== exp/raven ==
## SelectionSort_custom_SIMD_instruction
module SelectionSort_custom_SIMD_instruction (clk, reset, 
	in_v, rd, vrd1, vrd2, 
		in_data, in_vdata1, in_vdata2, 
	out_v, out_rd, out_vrd1, out_vrd2, 
		out_data, out_vdata1, out_vdata2);
For scale: about 9500 cells after synthesis, about 3500 flip-flops, about 1100 I/O pins, ~120000 sq um of cells after synthesis.
Settings: LEC_CHECK=0, CAP_MARGIN=35, CORE_ASPECT_RATIO=0.67, CORE_MARGIN=2, CORE_UTILIZATION=68, CTS_CLUSTER_DIAMETER=26, CTS_CLUSTER_SIZE=77, GPL_ROUTABILITY_DRIVEN=1, HOLD_SLACK_MARGIN=0.23, PLACE_DENSITY_LB_ADDON=0.04, SETUP_SLACK_MARGIN=-0.07, SLEW_MARGIN=20, TNS_END_PERCENT=85; clock period 1.97 ns.
run.sh (not shown) runs the stock make flow with config.mk's settings and CLKGATE_MAP_FILE=.
Tool error GRT-0232 stopped exp/raven during global routing; no final results.
The inputs of exp/lagoon differ from those of exp/raven as listed below.
- an added MIN_ROUTING_LAYER of met2
- a change of CORE_UTILIZATION from 68 to 43
- a deleted PLACE_DENSITY_LB_ADDON that had been 0.04
- a change of CORE_MARGIN from 2 to 6
- a deleted CTS_CLUSTER_DIAMETER that had been 26
- a change of CORE_ASPECT_RATIO from 0.67 to 1.76
- an added CELL_PAD_IN_SITES_GLOBAL_PLACEMENT of 1
- a change of SLEW_MARGIN from 20 to 10
- an added CELL_PAD_IN_SITES_DETAIL_PLACEMENT of 0
- a deleted HOLD_SLACK_MARGIN that had been 0.23
- a deleted GPL_ROUTABILITY_DRIVEN that had been 1
- a change of TNS_END_PERCENT from 85 to 45
- a deleted SETUP_SLACK_MARGIN that had been -0.07
- a change of CAP_MARGIN from 35 to 20
- a change of CTS_CLUSTER_SIZE from 77 to 29
- a change of the clock period (ns, I/O delays scaled along) from 1.97 to 4.09
==> comparison <==
- Max number of CTS-inserted buffers across exp/raven and exp/lagoon: exp/raven
- Both conditions hold for exp/lagoon: the flow ran to the end and the final layout passed the timing, DRC and antenna checks.
- As far as portion of netlist area occupied by mux cells goes, exp/raven and exp/lagoon are indistinguishable; the numbers are identical.
- Die span in y in exp/lagoon is about 100% higher than in exp/raven
- [exp/lagoon] count of hold buffers inserted by post-cts repair fell 292 relative to exp/raven
- Between exp/raven and exp/lagoon, the flow reports core footprint increasing by more than half.
- | synthesized area | exp/raven vs exp/lagoon | ≈ equal |
Setup changes, exp/lagoon to exp/zinc
- swapping 29 for 62 in CTS_CLUSTER_SIZE
- swapping 43 for 15 in CORE_UTILIZATION
- clearing CELL_PAD_IN_SITES_GLOBAL_PLACEMENT, which used to be 1
- clearing CORE_ASPECT_RATIO, which used to be 1.76
- putting SETUP_SLACK_MARGIN at 0.55 where nothing was set
- putting PLACE_DENSITY at 0.82 where nothing was set
- swapping 10 for 20 in SLEW_MARGIN
- swapping 6 for 2 in CORE_MARGIN
- swapping 20 for 15 in CAP_MARGIN
- clearing CELL_PAD_IN_SITES_DETAIL_PLACEMENT, which used to be 0
- swapping 45 for 50 in TNS_END_PERCENT
- swapping 4.09 for 6.44 in the clock period (ns, I/O delays scaled along)
Findings:
- Looking at count of fill cells added during filler insertion, exp/zinc sits 61136 higher than exp/lagoon does.
- Per the comparison of exp/zinc with exp/lagoon, switching component of the power decreased about 33%; total of clock buffers placed in the layout increased about 9%.
- Taking exp/lagoon as the reference point, the sequential cell fraction of total power of exp/zinc falls by 0.4 points.
- In the reports for exp/lagoon and exp/zinc, the larger via count of the first global-routing pass belongs to exp/zinc.
- Comparing exp/lagoon and exp/zinc, die size is higher on exp/zinc.
- The standard cells in exp/zinc occupy more silicon area than those in exp/lagoon do.
- Relative to exp/lagoon, the buffers plus inverters on the worst setup path of exp/zinc is lower by 1.
- Of exp/lagoon and exp/zinc, the run reporting the higher worst setup slack was exp/zinc.
- exp/zinc vs exp/lagoon — vias after detailed routing climbed slightly
- Cmp exp/lagoon and exp/zinc / worst hold slack after final layout / higher: exp/lagoon
> inputs changed (exp/zinc -> exp/maple)
- SETUP_SLACK_MARGIN: 0.55 -> 0.54
- PLACE_DENSITY_LB_ADDON: unset -> 0.06
- ABC_AREA: unset -> 1
- TNS_END_PERCENT: 50 -> unset
- CORE_UTILIZATION: 15 -> 72
- CTS_CLUSTER_SIZE: 62 -> unset
- PLACE_DENSITY: 0.82 -> unset
- CAP_MARGIN: 15 -> 20
- MIN_ROUTING_LAYER: met2 -> unset
- the clock period (ns, I/O delays scaled along): 6.44 -> 1.98
==> results <==
- Compared with exp/zinc, exp/maple shows a post-synthesis mux area share that is 17 points lower.
- exp/maple ends up with a unique cell type count in the Yosys netlist that is about 40% lower than in exp/zinc.
- From exp/zinc to exp/maple the numbers moved as follows: horizontal die size went down by 470 um; area after synthesis higher; total cells reported by yosys after synthesis higher.
- | minimum setup slack after placement | higher: exp/zinc |
- Max core region area across exp/zinc and exp/maple: exp/zinc
- Flow for exp/maple halted at global routing, error code GRT-0232.
- On sequential fraction of the synthesis area, the higher figure sits with exp/zinc, not exp/maple.
> inputs changed (exp/maple -> exp/quartz)
- a deleted PLACE_DENSITY_LB_ADDON that had been 0.06
- a deleted SETUP_SLACK_MARGIN that had been 0.54
- an added CTS_CLUSTER_DIAMETER of 396
- a deleted ABC_AREA that had been 1
- an added CTS_CLUSTER_SIZE of 14
- a change of CAP_MARGIN from 20 to 40
- an added TNS_END_PERCENT of 5
- an added PLACE_DENSITY of 0.95
- a change of the clock period (ns, I/O delays scaled along) from 1.98 to 2.94
==> comparison <==
Compared with exp/maple, in exp/quartz die span in y fell about 2.7%; cell count after synthesis fell about 35%; final weighted congestion of routability-driven global placement fell 8.1%; placed wire-length estimate fell 22%. To summarise exp/quartz: no stage aborted, but the layout did not pass its checks, failing on setup timing. Of exp/quartz and exp/maple, the higher area fraction in full adders, half adders and majority gates belongs to exp/quartz. Diff exp/maple -> exp/quartz | synthesized area | decrease of 6700 sq um. Of exp/quartz and exp/maple, the run reporting the lower total number of placement rows was exp/quartz. Compared with exp/maple, exp/quartz shows a higher area fraction in compound gates. exp/maple → exp/quartz: post-CTS repair timing setup buffer count has decreased, core box area fell by 9200 sq um, area of the chip down about 5%.
--- input diff exp/quartz..exp/indigo ---
- swapping 2 for 5 in CORE_MARGIN
- putting CELL_PAD_IN_SITES_DETAIL_PLACEMENT at 2 where nothing was set
- swapping 396 for 108 in CTS_CLUSTER_DIAMETER
- swapping 14 for 33 in CTS_CLUSTER_SIZE
- swapping 72 for 69 in CORE_UTILIZATION
- swapping 40 for 25 in CAP_MARGIN
- putting MIN_ROUTING_LAYER at met2 where nothing was set
- swapping 5 for 85 in TNS_END_PERCENT
- putting MAX_ROUTING_LAYER at met4 where nothing was set
- putting CORE_ASPECT_RATIO at 1.23 where nothing was set
- clearing PLACE_DENSITY, which used to be 0.95
- swapping 20 for 25 in SLEW_MARGIN
- putting PLACE_DENSITY_LB_ADDON at 0.04 where nothing was set
- putting GPL_ROUTABILITY_DRIVEN at 1 where nothing was set
- putting SETUP_SLACK_MARGIN at -0.23 where nothing was set
- swapping 2.94 for 2.46 in the clock period (ns, I/O delays scaled along)
Between exp/quartz and exp/indigo, the floorplan-stage core utilization is higher for exp/quartz.
Diff exp/indigo..exp/quartz | area fraction in and, or, nand and nor cells | unchanged
exp/indigo got as far as detailed placement, where a tool error ended the run.
Re multiplexer fraction of the synthesized cell area: no difference whatsoever between exp/quartz and exp/indigo.
exp/indigo: die area 7.3% above exp/quartz

---

Setup of run A:
The RTL this note starts from:
==> flow/design.v <==
module SelectionSort_custom_SIMD_instruction (clk, reset, 
	in_v, rd, vrd1, vrd2, 
		in_data, in_vdata1, in_vdata2, 
	out_v, out_rd, out_vrd1, out_vrd2, 
		out_data, out_vdata1, out_vdata2);
	input clk, reset;
	input in_v;
	input [4:0] rd;
	input [2:0] vrd1, vrd2;			
	input [32-1:0] in_data;
	input [256-1:0] in_vdata1, in_vdata2;	
	output out_v;
	output [4:0] out_rd;
	output [2:0] out_vrd1, out_vrd2;	
	output  [32-1:0] out_data;
	output [256-1:0] out_vdata1, out_vdata2;
	reg [13-1:0] valid_sr;
	reg [5*13-1:0] rd_sr; 
	reg [3*13-1:0] vrd1_sr, vrd2_sr;
	always @(posedge clk) begin
		if (reset) begin
			valid_sr<=0; rd_sr<=0; vrd1_sr<=0; vrd2_sr<=0;
		end else begin
			valid_sr<= (valid_sr<<1)|in_v;			
			  rd_sr <= (   rd_sr<<5)| rd;
			vrd1_sr <= ( vrd1_sr<<3)|vrd1; 
			vrd2_sr <= ( vrd2_sr<<3)|vrd2;
		end
	end
	assign out_v   =valid_sr[  13-1];
	assign out_rd  =   rd_sr[5*13-1-:5];
	assign out_vrd1= vrd1_sr[3*13-1-:3]; 
	assign out_vrd2= vrd2_sr[3*13-1-:3];
	wire [255:0] in_valid, out_valid;
	assign in_valid = in_v ? in_vdata1 : 0;
	assign out_vdata1 = out_v ? out_valid : 0;
	SelectionSort selection_sort(.clock(clk), .in(in_valid), .out(out_valid));
	assign out_data = 0;
	assign out_vdata2 = 0;
endmodule  
module SelectionSort
(
  input wire clock,
  input wire [255:0] in,
  output wire [255:0] out
);
  wire [31:0] in_array [7:0];
  wire [31:0] out_array [7:0];
  wire [31:0] intermediate [95:0];
  genvar i;
  for (i=0; i<8; i=i+1) begin
    assign in_array[i] = in[((i+1)*32)-1 -: 32];
  end
  genvar j;
  for (j=0; j<8; j=j+1) begin
    assign out[((j+1)*32)-1 -: 32] = out_array[j];
  end
  CAS_unit cas0_1(clock, in_array[0], in_array[1], intermediate[0], intermediate[1]);
  SR_module nopx_1(clock, in_array[2], intermediate[2]);
  SR_module nopx_2(clock, in_array[3], intermediate[3]);
  SR_module nopx_3(clock, in_array[4], intermediate[4]);
  SR_module nopx_4(clock, in_array[5], intermediate[5]);
  SR_module nopx_5(clock, in_array[6], intermediate[6]);
  SR_module nopx_6(clock, in_array[7], intermediate[7]);
  CAS_unit cas0_2(clock, intermediate[0], intermediate[2], intermediate[8], intermediate[10]);
  SR_module nopx_7(clock, intermediate[1], intermediate[9]);
  SR_module nopx_8(clock, intermediate[3], intermediate[11]);
  SR_module nopx_9(clock, intermediate[4], intermediate[12]);
  SR_module nopx_10(clock, intermediate[5], intermediate[13]);
  SR_module nopx_11(clock, intermediate[6], intermediate[14]);
  SR_module nopx_12(clock, intermediate[7], intermediate[15]);
  CAS_unit cas0_3(clock, intermediate[8], intermediate[11], intermediate[16], intermediate[19]);
  CAS_unit cas4(clock, intermediate[9], intermediate[10], intermediate[17], intermediate[18]);
  SR_module nopx_13(clock, intermediate[12], intermediate[20]);
  SR_module nopx_14(clock, intermediate[13], intermediate[21]);
  SR_module nopx_15(clock, intermediate[14], intermediate[22]);
  SR_module nopx_16(clock, intermediate[15], intermediate[23]);
  CAS_unit cas0_4(clock, intermediate[16], intermediate[20], intermediate[24], intermediate[28]);
  CAS_unit cas6(clock, intermediate[17], intermediate[19], intermediate[25], intermediate[27]);
  SR_module nop17(clock, intermediate[18], intermediate[26]);
  SR_module nop18(clock, intermediate[21], intermediate[29]);
  SR_module nop19(clock, intermediate[22], intermediate[30]);
  SR_module nop20(clock, intermediate[23], intermediate[31]);
  CAS_unit cas0_5(clock, intermediate[24], intermediate[29], intermediate[32], intermediate[37]);
  CAS_unit cas8(clock, intermediate[25], intermediate[28], intermediate[33], intermediate[36]);
  CAS_unit cas9(clock, intermediate[26], intermediate[27], intermediate[34], intermediate[35]);
  SR_module nop21(clock, intermediate[30], intermediate[38]);
  SR_module nop22(clock, intermediate[31], intermediate[39]);
  CAS_unit cas0_6(clock, intermediate[32], intermediate[38], intermediate[40], intermediate[46]);
  CAS_unit cas11(clock, intermediate[33], intermediate[37], intermediate[41], intermediate[45]);
  CAS_unit cas12(clock, intermediate[34], intermediate[36], intermediate[42], intermediate[44]);
  SR_module nop23(clock, intermediate[35], intermediate[43]);
  SR_module nop24(clock, intermediate[39], intermediate[47]);
  CAS_unit cas0_7(clock, intermediate[40], intermediate[47], intermediate[48], intermediate[55]);
  CAS_unit cas14(clock, intermediate[41], intermediate[46], intermediate[49], intermediate[54]);
  CAS_unit cas15(clock, intermediate[42], intermediate[45], intermediate[50], intermediate[53]);
  CAS_unit cas16(clock, intermediate[43], intermediate[44], intermediate[51], intermediate[52]);
  SR_module nop0_1(clock, intermediate[48], intermediate[56]);
  CAS_unit cas17(clock, intermediate[49], intermediate[55], intermediate[57], intermediate[63]);
  CAS_unit cas18(clock, intermediate[50], intermediate[54], intermediate[58], intermediate[62]);
  CAS_unit cas19(clock, intermediate[51], intermediate[53], intermediate[59], intermediate[61]);
  SR_module nop26(clock, intermediate[52], intermediate[60]);
  SR_module nop0_2(clock, intermediate[56], intermediate[64]);
  SR_module nop28(clock, intermediate[57], intermediate[65]);
  CAS_unit cas20(clock, intermediate[58], intermediate[63], intermediate[66], intermediate[71]);
  CAS_unit cas21(clock, intermediate[59], intermediate[62], intermediate[67], intermediate[70]);
  CAS_unit cas22(clock, intermediate[60], intermediate[61], intermediate[68], intermediate[69]);
  SR_module nop0_3(clock, intermediate[64], intermediate[72]);
  SR_module nop30(clock, intermediate[65], intermediate[73]);
  SR_module nop31(clock, intermediate[66], intermediate[74]);
  CAS_unit cas23(clock, intermediate[67], intermediate[71], intermediate[75], intermediate[79]);
  CAS_unit cas24(clock, intermediate[68], intermediate[70], intermediate[76], intermediate[78]);
  SR_module nop32(clock, intermediate[69], intermediate[77]);
  SR_module nop0_4(clock, intermediate[72], intermediate[80]);
  SR_module nop34(clock, intermediate[73], intermediate[81]);
  SR_module nop35(clock, intermediate[74], intermediate[82]);
  SR_module nop36(clock, intermediate[75], intermediate[83]);
  CAS_unit cas25(clock, intermediate[76], intermediate[79], intermediate[84], intermediate[87]);
  CAS_unit cas26(clock, intermediate[77], intermediate[78], intermediate[85], intermediate[86]);
  SR_module nop0_5(clock, intermediate[80], intermediate[88]);
  SR_module nop38(clock, intermediate[81], intermediate[89]);
  SR_module nop39(clock, intermediate[82], intermediate[90]);
  SR_module nop40(clock, intermediate[83], intermediate[91]);
  SR_module nop41(clock, intermediate[84], intermediate[92]);
  CAS_unit cas27(clock, intermediate[85], intermediate[87], intermediate[93], intermediate[95]);
  SR_module nop42(clock, intermediate[86], intermediate[94]);
  SR_module nop0_6(clock, intermediate[88], out_array[0]);
  SR_module nop44(clock, intermediate[89], out_array[1]);
  SR_module nop45(clock, intermediate[90], out_array[2]);
  SR_module nop46(clock, intermediate[91], out_array[3]);
  SR_module nop47(clock, intermediate[92], out_array[4]);
  SR_module nop48(clock, intermediate[93], out_array[5]);
  CAS_unit cas28(clock, intermediate[94], intermediate[95], out_array[6], out_array[7]);
endmodule
module CAS_unit(clk, inA, inB, outA, outB);
	input clk;
	input [31:0] inA;
	input [31:0] inB;
	output reg [31:0] outA;
	output reg [31:0] outB;
	always @(posedge clk) begin
		if (inA<inB) begin
			outA<=inA; outB<=inB;
		end else begin
			outB<=inA; outA<=inB;
		end
	end
endmodule  
module SR_module(clk, din, dout);
	input clk;
	input      [31:0] din;
	output reg [31:0] dout;
	always @(posedge clk) dout<=din;
endmodule  
clock: 2.46 ns
lec_check: 0
cap_margin: 35
core_aspect_ratio: 0.67
core_margin: 2
core_utilization: 69
cts_cluster_diameter: 26
cts_cluster_size: 57
gpl_routability_driven: 1
hold_slack_margin: 0.23
setup_slack_margin: 0.73
slew_margin: 20
tns_end_percent: 85
Run A: GRT-0232 in 5_1_grt -> run aborted
Setup changes, run A to run B
Settings: clearing SETUP_SLACK_MARGIN, which used to be 0.73; clearing TNS_END_PERCENT, which used to be 85; clearing HOLD_SLACK_MARGIN, which used to be 0.23; swapping 35 for 20 in CAP_MARGIN; clearing CTS_CLUSTER_SIZE, which used to be 57; swapping 69 for 54 in CORE_UTILIZATION; clearing CORE_ASPECT_RATIO, which used to be 0.67; clearing CTS_CLUSTER_DIAMETER, which used to be 26; clearing GPL_ROUTABILITY_DRIVEN, which used to be 1; swapping 2.46 for 3.73 in the clock period (ns, I/O delays scaled along).
--- outcome ---
Run B: all stages complete, timing, DRC and antenna checks passed
Minimum setup slack after placement for run B is higher than for run A.
Run B -> run A: number of top-level pins flat
Looking at final HPWL from detailed placement, run B sits 24000 µm below run A.
Post-cts hold buffer count ends up higher on run A.
Between run B and run A, it is run B whose floorplan row count is higher, by 48.
On die footprint, run A beats run B.
Run B reports a lower number of placed instances with taps included than run A does.
Compared with run A, run B shows a lower width of the die.
Number of sinks driven by the clock tree essentially unchanged between run A and run B.
Here is what was changed in the inputs of run C compared with run B.
Settings: GPL_ROUTABILITY_DRIVEN now 0, previously not set; ABC_AREA now 1, previously not set; MAX_ROUTING_LAYER now met4, previously not set; CELL_PAD_IN_SITES_GLOBAL_PLACEMENT now 2, previously not set; HOLD_SLACK_MARGIN now 0.27, previously not set; CORE_UTILIZATION now 40, was 54; MIN_ROUTING_LAYER now met2, previously not set; the clock period (ns, I/O delays scaled along) now 4.5, was 3.73.
Results
- Final-layout clock buffer total: run C higher than run B
- Run C vs run B, instance count: run C higher
- From run B to run C the numbers moved as follows: slack of the worst reg-to-reg path rose by 0.52 ns.
Power is estimated from default activity; no workload was simulated.
